==> onyx <==
==> flow/design.v (excerpt) <==
module PIPELINE(input clk,
                input rst,
                input btn,
                input on,
                output [31:0] imem_addr,
                input  [31:0] imem_data,
                output [31:0] dmem_addr,
                output [31:0] dmem_wdata,
                output        dmem_we,
                output        dmem_re,
                input  [31:0] dmem_rdata,
                output        wb_we,
                output [4:0]  wb_reg,
                output [31:0] wb_data);
	wire [31:0] IF_ID_IR_wire;
	wire [31:0] IF_ID_NPC_wire;
	wire [31:0] IF_ID_rs_wire;
	wire [31:0] IF_ID_rt_wire;
	wire [1:0]  ID_EX_WB_wire;
	wire [2:0]  ID_EX_M_wire;
	wire [3:0]  ID_EX_EX_wire;
	wire [31:0] ID_EX_NPC_wire;
	wire [31:0] ID_EX_rdata1out_wire;
	wire [31:0] ID_EX_rdata2out_wire;
	wire [31:0] ID_EX_IR_wire;
	wire [4:0]  ID_EX_instrout_2016_wire;
	wire [4:0]  ID_EX_instrout_1511_wire;
	wire [4:0]  ID_EX_instrout_2521_wire;
	wire [1:0]  EX_MEM_wb_ctlout_wire;
	wire [2:0]  EX_MEM_m_ctlout_wire;
	wire [31:0] EX_MEM_add_result_wire;
	wire        EX_MEM_zero_wire;
	wire [31:0] EX_MEM_alu_result_wire;
	wire [31:0] EX_MEM_rdata2out_wire;
	wire [4:0]  EX_MEM_five_bit_muxout_wire;
	wire        PCSrc_wire;
	wire [4:0]  mem_Write_reg_wire;
	wire [1:0]  mem_control_wb_wire;
	wire [31:0] Read_data_wire;
	wire [31:0] mem_ALU_result_wire;
	wire [31:0] wb_data_wire;
	wire [1:0]  forward_a_sel_wire;
	wire [1:0]  forward_b_sel_wire;
	wire enable_wire;
	wire stall_wire;
	I_FETCH FETCH(
	   .clk(clk),
	   .rst(rst),
	   .stall(stall_wire),
	   .enable(enable_wire),
	   .PCSrc(PCSrc_wire), 
	   .EX_MEM_NPC(EX_MEM_add_result_wire),
	   .imem_data(imem_data),
	   .imem_addr(imem_addr),
	   .IF_ID_IR(IF_ID_IR_wire),
	   .IF_ID_NPC(IF_ID_NPC_wire),
	   .IF_ID_rs(IF_ID_rs_wire),
	   .IF_ID_rt(IF_ID_rt_wire));
	I_DECODE DECODE(
		.clk(clk),
        .rst(rst), 
        .enable(enable_wire),
        .stall(stall_wire),
		.RegWrite(mem_control_wb_wire[1]), 
		.IF_ID_Instr(IF_ID_IR_wire), 
		.IF_ID_NPC(IF_ID_NPC_wire), 
		.MEM_WB_Writereg(mem_Write_reg_wire), 
		.MEM_WB_Writedata(wb_data_wire), 
		.WB(ID_EX_WB_wire), 
		.M(ID_EX_M_wire), 
		.EX(ID_EX_EX_wire), 
		.NPC(ID_EX_NPC_wire), 
		.rdata1out(ID_EX_rdata1out_wire), 
		.rdata2out(ID_EX_rdata2out_wire), 
		.IR(ID_EX_IR_wire), 
		.instrout_2016(ID_EX_instrout_2016_wire), 
  ...
export LEC_CHECK = 0
export CAP_MARGIN = 20
export CORE_MARGIN = 2
export CORE_UTILIZATION = 72
export CTS_CLUSTER_SIZE = 32
export PLACE_DENSITY_LB_ADDON = 0.0
export SETUP_SLACK_MARGIN = 0.03
export SLEW_MARGIN = 20
create_clock -name core_clock -period 4.79 [get_ports {clk}]
run.sh (not shown) runs the stock make flow with config.mk's settings and CLKGATE_MAP_FILE=.
==> ember (differences from onyx) <==
==> flow/config.mk (replaced) <==
export PLATFORM = sky130hd
export DESIGN_NAME = PIPELINE
export DESIGN_NICKNAME = PIPELINE
export VERILOG_FILES = /design/flow/design.v
export SDC_FILE = /design/flow/constraint.sdc
export NUM_CORES = 4
export LEC_CHECK = 0
export ABC_AREA = 1
export CAP_MARGIN = 20
export CORE_MARGIN = 2
export CORE_UTILIZATION = 57
export CTS_CLUSTER_SIZE = 94
export SLEW_MARGIN = 20
==> flow/constraint.sdc (replaced) <==
create_clock -name core_clock -period 3.47 [get_ports {clk}]
set_input_delay 0.6940 -clock core_clock [delete_from_list [all_inputs] [get_ports {clk}]]
set_output_delay 0.6940 -clock core_clock [all_outputs]
set_load 0.01 [all_outputs]
==> Changelog: implementation <==
### Changed

* Status: stopped before the end
* Halt Stage: global routing
* Placed cell area at a little under 0.08 sq mm
* DP HPWL at 153 mm
* Syn avg cell area at about 13 sq um
* Top cell area share at 0.419
* YS chip area at around 0.071 sq mm
* Mapped cell area at 0.0711 sq mm
* Synth Area in Compound Gates at 0.111
* Core region area at slightly below 0.1 sq mm
* Post-Synth XOR/XNOR Area at 0.0133
* Chip area at 0.101 sq mm
* Die X-Extent at between 300 and 400 um
* Num rows at 115
* Number of cells in Yosys stat at 5,567
[end of results for onyx]
==> Changelog: implementation <==
### Physical design

* Syn avg cell area at 8.64 sq um
* Setup violations, final at 34
* YS chip area at 0.0738 sq mm
* Final WS setup at -0.601 ns
* Layout Check Fails: setup timing
* Placed cell area at between 0.08 and 0.09 sq mm
* Number of cells in Yosys stat at 8,535
* Die X-Extent at ~360 um
* Chip area at 0.132 sq mm
* Status: failed layout checks
* DP HPWL at about 190 mm
* Num rows at 132
* Top cell area share at 0.404
[end of results for ember]

========
==> inputs of job 7416 <==
PIPELINE again, from the RTL that the note above started with.
Settings: LEC_CHECK=0, CAP_MARGIN=20, CORE_MARGIN=2, CORE_UTILIZATION=72, CTS_CLUSTER_SIZE=23, PLACE_DENSITY_LB_ADDON=0.0, SETUP_SLACK_MARGIN=1.28, SLEW_MARGIN=20; clock period 4.74 ns.
==> inputs of job 2097, as changes to job 7416 <==
- CORE_UTILIZATION: 72 -> 68
- CTS_CLUSTER_SIZE: 23 -> 31
- PLACE_DENSITY_LB_ADDON: 0.0 -> not set
- SETUP_SLACK_MARGIN: 1.28 -> not set
==> flow/constraint.sdc (replaced) <==
create_clock -name core_clock -period 4.68 [get_ports {clk}]
set_input_delay 0.9360 -clock core_clock [delete_from_list [all_inputs] [get_ports {clk}]]
set_output_delay 0.9360 -clock core_clock [all_outputs]
set_load 0.01 [all_outputs]
==> inputs of job 4845, as changes to job 7416 <==
- CORE_UTILIZATION: 72 -> 52
- CTS_CLUSTER_SIZE: 23 -> not set
- PLACE_DENSITY_LB_ADDON: 0.0 -> not set
- SETUP_SLACK_MARGIN: 1.28 -> not set
==> flow/constraint.sdc (replaced) <==
create_clock -name core_clock -period 4.15 [get_ports {clk}]
set_input_delay 0.8300 -clock core_clock [delete_from_list [all_inputs] [get_ports {clk}]]
set_output_delay 0.8300 -clock core_clock [all_outputs]
set_load 0.01 [all_outputs]
==> flow_summary.rst <==
Implementation results
======================

.. list-table::
   :header-rows: 1

   * - Metric
     - Value
   * - Status
     - finished with violations
   * - Layout Check Failures
     - negative setup slack
   * - Resized cells post-CTS
     - 54
   * - Number of buffers created by CTS
     - 145
   * - DIE HEIGHT
     - 327 µm
   * - Placed instance count
     - 7,302
   * - Least setup slack across all paths after layout
     - -0.800 ns
   * - Met3 capacity usage during global routing
     - 16.2%
   * - Setup violations, final
     - 12
-- figures above: job 2097

==> flow_summary.rst <==
Implementation results
======================

.. list-table::
   :header-rows: 1

   * - Metric
     - Value
   * - Resized cells post-CTS
     - 100
   * - Least setup slack across all paths after layout
     - -1.25 ns
   * - DIE HEIGHT
     - 374 µm
   * - Setup violations, final
     - 25
   * - Layout Check Failures
     - negative setup slack
   * - Status
     - finished with violations
-- figures above: job 4845

==> flow_summary.rst <==
Physical design figures
=======================

.. list-table::
   :header-rows: 1

   * - Metric
     - Value
   * - Met3 capacity usage during global routing
     - 81.2%
   * - Run-stopping error
     - [ERROR GRT-0232] Routing congestion too high. Check the congestion heatmap in the GUI.
   * - DIE HEIGHT
     - 318 µm
   * - Met1 usage in global routing
     - 88.5%
   * - Status
     - stopped before the end
   * - Number of buffers created by CTS
     - 143
   * - Resized cells post-CTS
     - 407
   * - Last flow stage reached
     - global routing
   * - Placed instance count
     - 7,246
-- figures above: job 7416


========
==> inputs of branch yarrow <==
Starting RTL as in the previous note.
clock: 4.6 ns
lec_check: 0
abc_area: 0
cap_margin: 20
cell_pad_in_sites_detail_placement: 0
core_aspect_ratio: 0.52
core_margin: 2
core_utilization: 70
cts_cluster_size: 41
max_routing_layer: met4
place_density_lb_addon: 0.01
setup_slack_margin: 1.35
slew_margin: 25
tns_end_percent: 80
==> branch zinc (differences from branch yarrow) <==
--- a/flow/config.mk
+++ b/flow/config.mk
@@ -10,3 +10,2 @@
 export CELL_PAD_IN_SITES_DETAIL_PLACEMENT = 0
-export CORE_ASPECT_RATIO = 0.52
 export CORE_MARGIN = 2
@@ -16,3 +15,3 @@
 export PLACE_DENSITY_LB_ADDON = 0.01
-export SETUP_SLACK_MARGIN = 1.35
+export SETUP_SLACK_MARGIN = -0.14
 export SLEW_MARGIN = 25
==> branch willow (differences from branch yarrow) <==
==> flow/config.mk (replaced) <==
export PLATFORM = sky130hd
export DESIGN_NAME = PIPELINE
export DESIGN_NICKNAME = PIPELINE
export VERILOG_FILES = /design/flow/design.v
export SDC_FILE = /design/flow/constraint.sdc
export NUM_CORES = 4
export LEC_CHECK = 0
export ABC_AREA = 1
export CAP_MARGIN = 20
export CORE_MARGIN = 2
export CORE_UTILIZATION = 59
export CTS_CLUSTER_SIZE = 94
export SLEW_MARGIN = 20
==> flow/constraint.sdc (replaced) <==
create_clock -name core_clock -period 3.01 [get_ports {clk}]
set_input_delay 0.6020 -clock core_clock [delete_from_list [all_inputs] [get_ports {clk}]]
set_output_delay 0.6020 -clock core_clock [all_outputs]
set_load 0.01 [all_outputs]
==> results <==
Branch willow produced a layout that fails on setup timing. Branch yarrow completed, yet does not pass: setup timing. Branch zinc died in global routing with ODB-0269. Of branch willow and branch yarrow, branch willow has the higher critical path depth (gap 6). Between branch willow and branch yarrow, the lower total power is in branch yarrow (gap about 60%, measured against branch yarrow). Of branch willow and branch yarrow, branch willow has the higher wire length (gap about 3.5%, measured against branch yarrow). In branch yarrow the design area is lower than in branch willow, by about 6%. In area after synthesis, branch yarrow and branch zinc do not differ. In branch willow the via count is larger than in branch yarrow, by about 20%. In branch willow the sequential share of layout area is lower than in branch yarrow, by 2.7 points. Between branch willow and branch yarrow, the lower non-clock buffer count is in branch yarrow (gap 292). Against branch willow, the fmax of branch yarrow is lower by 29%.
==> figures <==
| item | branch yarrow | branch willow | branch zinc |
|---|---|---|---|
| Sequential fraction of design power | 0.440 | 0.406 | - |
| Proportion of synthesized chip area in sequential cells | 0.5451 | 0.5251 | 0.5451 |
| Drt first-iter violations | 14060 | 13750 | - |
| Outcome | complete, but fails checks | complete, but fails checks | aborted with a tool error |
| Stage where the flow stopped | - | - | global routing |
| Reasons for failing layout checks | setup timing | setup timing | - |
| Total stage count of the critical path | 25 | 31 | - |
| Worst hold path class | register to register | input pin to register | - |
| Height of the chip | 233.8 µm | 357.6 µm | 322.6 µm |
| MI comb cells | 3544 | 5666 | - |
| Fin. Hold Viols | 0 | 0 | - |
| Peak supply drop | 0.5148 mV | 0.6552 mV | - |
| Total Nets Final | 6437 | 9532 | - |
| Most numerous cell in the Yosys netlist | sky130_fd_sc_hd__edfxtp_1 | sky130_fd_sc_hd__o21ai_0 | sky130_fd_sc_hd__edfxtp_1 |
| Power density normalized to cell area | 379.1 mW/mm² | 582.3 mW/mm² | - |
| Post-placement cell area | 0.07917 mm² | 0.08484 mm² | 0.07915 mm² |
| Count of clock buffers in the final design | 139 | 193 | - |
| Synth mux share | 0.1935 | 0.002307 | 0.1935 |
| Number of max-slew violations in the final report | 0 | 0 | - |
| Post-detailed-route via-to-cell ratio | 8.018 | 6.701 | - |
| Yosys Instances | 5567 | 8535 | 5567 |
| AO/OA Area Share | 0.1105 | 0.2240 | 0.1105 |

========
==> build 66 <==
Starting RTL as in the previous note.
// PIPELINE
module PIPELINE(input clk,
                input rst,
                input btn,
                input on,
                output [31:0] imem_addr,
                input  [31:0] imem_data,
                output [31:0] dmem_addr,
                output [31:0] dmem_wdata,
                output        dmem_we,
                output        dmem_re,
                input  [31:0] dmem_rdata,
                output        wb_we,
                output [4:0]  wb_reg,
                output [31:0] wb_data);
==> flow/config.mk <==
export PLATFORM = sky130hd
export DESIGN_NAME = PIPELINE
export DESIGN_NICKNAME = PIPELINE
export VERILOG_FILES = /design/flow/design.v
export SDC_FILE = /design/flow/constraint.sdc
export NUM_CORES = 4
export LEC_CHECK = 0
export ABC_AREA = 1
export CAP_MARGIN = 15
export CORE_MARGIN = 2
export CORE_UTILIZATION = 72
export CTS_CLUSTER_DIAMETER = 233
export CTS_CLUSTER_SIZE = 96
export PLACE_DENSITY = 0.39
export SLEW_MARGIN = 20
==> flow/constraint.sdc <==
create_clock -name core_clock -period 2.07 [get_ports {clk}]
set_input_delay 0.4140 -clock core_clock [delete_from_list [all_inputs] [get_ports {clk}]]
set_output_delay 0.4140 -clock core_clock [all_outputs]
set_load 0.01 [all_outputs]
==> inputs of trial 77, as changes to build 66 <==
- ABC_AREA: 1 -> default
- CAP_MARGIN: 15 -> 20
- CORE_UTILIZATION: 72 -> 63
- CTS_CLUSTER_DIAMETER: 233 -> default
- CTS_CLUSTER_SIZE: 96 -> default
- PLACE_DENSITY: 0.39 -> default
==> flow/constraint.sdc (replaced) <==
create_clock -name core_clock -period 4.98 [get_ports {clk}]
set_input_delay 0.9960 -clock core_clock [delete_from_list [all_inputs] [get_ports {clk}]]
set_output_delay 0.9960 -clock core_clock [all_outputs]
set_load 0.01 [all_outputs]
==> inputs of trial 71, as changes to build 66 <==
- CAP_MARGIN: 15 -> 20
- CORE_UTILIZATION: 72 -> 40
- CTS_CLUSTER_DIAMETER: 233 -> default
- CTS_CLUSTER_SIZE: 96 -> default
- GPL_ROUTABILITY_DRIVEN: default -> 0
- GPL_TIMING_DRIVEN: default -> 0
- MIN_ROUTING_LAYER: default -> met2
- PLACE_DENSITY: 0.39 -> default
- SLEW_MARGIN: 20 -> 35
==> flow/constraint.sdc (replaced) <==
create_clock -name core_clock -period 6.5 [get_ports {clk}]
set_input_delay 1.3000 -clock core_clock [delete_from_list [all_inputs] [get_ports {clk}]]
set_output_delay 1.3000 -clock core_clock [all_outputs]
set_load 0.01 [all_outputs]
==> comparison <==
Build 66 stopped in global routing (5_1_grt). Trial 71 aborted during global routing (5_1_grt). Trial 77 finished with setup timing left.
Between build 66 and trial 71, the lower die size is in build 66 (gap 44%, measured against trial 71).
Between trial 71 and trial 77, the lower area after synthesis is in trial 77 (gap about 4%, measured against trial 77).
In synthesized cell count, trial 71 and build 66 do not differ.
==> figures <==
item	trial 71	trial 77	build 66
Number of buffers inserted to repair setup after CTS	0	11	54
Die outline width	433 um	340 um	324 um
Pre-placement core utilization	0.403	0.633	0.725
Placeable core region	183000 um^2	112000 um^2	102000 um^2
Sequential-to-total area share from yosys stat	0.525	0.545	0.525
Cell area after synthesis	73800 um^2	71100 um^2	73800 um^2
Outcome	aborted with a tool error	failed layout checks	aborted with a tool error
Failing step	global routing (5_1_grt)	-	global routing (5_1_grt)
Violated checks	-	setup timing	-
Area fraction in compound gates after synthesis	0.224	0.111	0.224
Instance area after placement	81200 um^2	78300 um^2	86700 um^2
Synthesis area per yosys	73800 um^2	71100 um^2	73800 um^2
Routability-driven placement congestion ratio	-	0.956	1.12

========
==> fjord <==
PIPELINE again, from the RTL that the note above started with.
==> flow/config.mk <==
export PLATFORM = sky130hd
export DESIGN_NAME = PIPELINE
export DESIGN_NICKNAME = PIPELINE
export VERILOG_FILES = /design/flow/design.v
export SDC_FILE = /design/flow/constraint.sdc
export NUM_CORES = 4
export LEC_CHECK = 0
export CAP_MARGIN = 20
export CORE_MARGIN = 2
export CORE_UTILIZATION = 72
export CTS_CLUSTER_DIAMETER = 376
export PLACE_DENSITY_LB_ADDON = 0.06
export SETUP_SLACK_MARGIN = -0.18
export SLEW_MARGIN = 20
==> flow/constraint.sdc <==
create_clock -name core_clock -period 1.9 [get_ports {clk}]
set_input_delay 0.3800 -clock core_clock [delete_from_list [all_inputs] [get_ports {clk}]]
set_output_delay 0.3800 -clock core_clock [all_outputs]
set_load 0.01 [all_outputs]
==> inputs of tundra, as changes to fjord <==
- CORE_UTILIZATION: 72 -> 40
- CTS_CLUSTER_DIAMETER: 376 -> default
- PLACE_DENSITY_LB_ADDON: 0.06 -> default
- SETUP_SLACK_MARGIN: -0.18 -> default
==> flow/constraint.sdc (replaced) <==
create_clock -name core_clock -period 3.47 [get_ports {clk}]
set_input_delay 0.6940 -clock core_clock [delete_from_list [all_inputs] [get_ports {clk}]]
set_output_delay 0.6940 -clock core_clock [all_outputs]
set_load 0.01 [all_outputs]
==> inputs of xenon, as changes to fjord <==
- ABC_AREA: default -> 0
- CELL_PAD_IN_SITES_DETAIL_PLACEMENT: default -> 0
- CORE_UTILIZATION: 72 -> 66
- CTS_CLUSTER_DIAMETER: 376 -> default
- CTS_CLUSTER_SIZE: default -> 49
- MAX_ROUTING_LAYER: default -> met4
- PLACE_DENSITY_LB_ADDON: 0.06 -> 0.01
- SETUP_SLACK_MARGIN: -0.18 -> default
- SLEW_MARGIN: 20 -> 25
- TNS_END_PERCENT: default -> 25
==> flow/constraint.sdc (replaced) <==
create_clock -name core_clock -period 4.6 [get_ports {clk}]
set_input_delay 0.9200 -clock core_clock [delete_from_list [all_inputs] [get_ports {clk}]]
set_output_delay 0.9200 -clock core_clock [all_outputs]
set_load 0.01 [all_outputs]
==> comparison <==
In tundra the clock-buffer cell count is higher than in xenon, by 7. In tundra the sequential share of layout area is lower than in xenon, by 2.0 points. Between tundra and xenon, the lower design area is in xenon (gap about 4.7%, measured against xenon). In xenon the routed wire length is larger than in tundra, by about 1.4%. Between tundra and xenon, the lower critical path depth is in xenon (gap 17). tundra finished but fails on setup timing. fjord died in clock tree synthesis. xenon ran to the end with violations: setup timing.
No activity file was given, so power comes from the tool's default toggle rates.
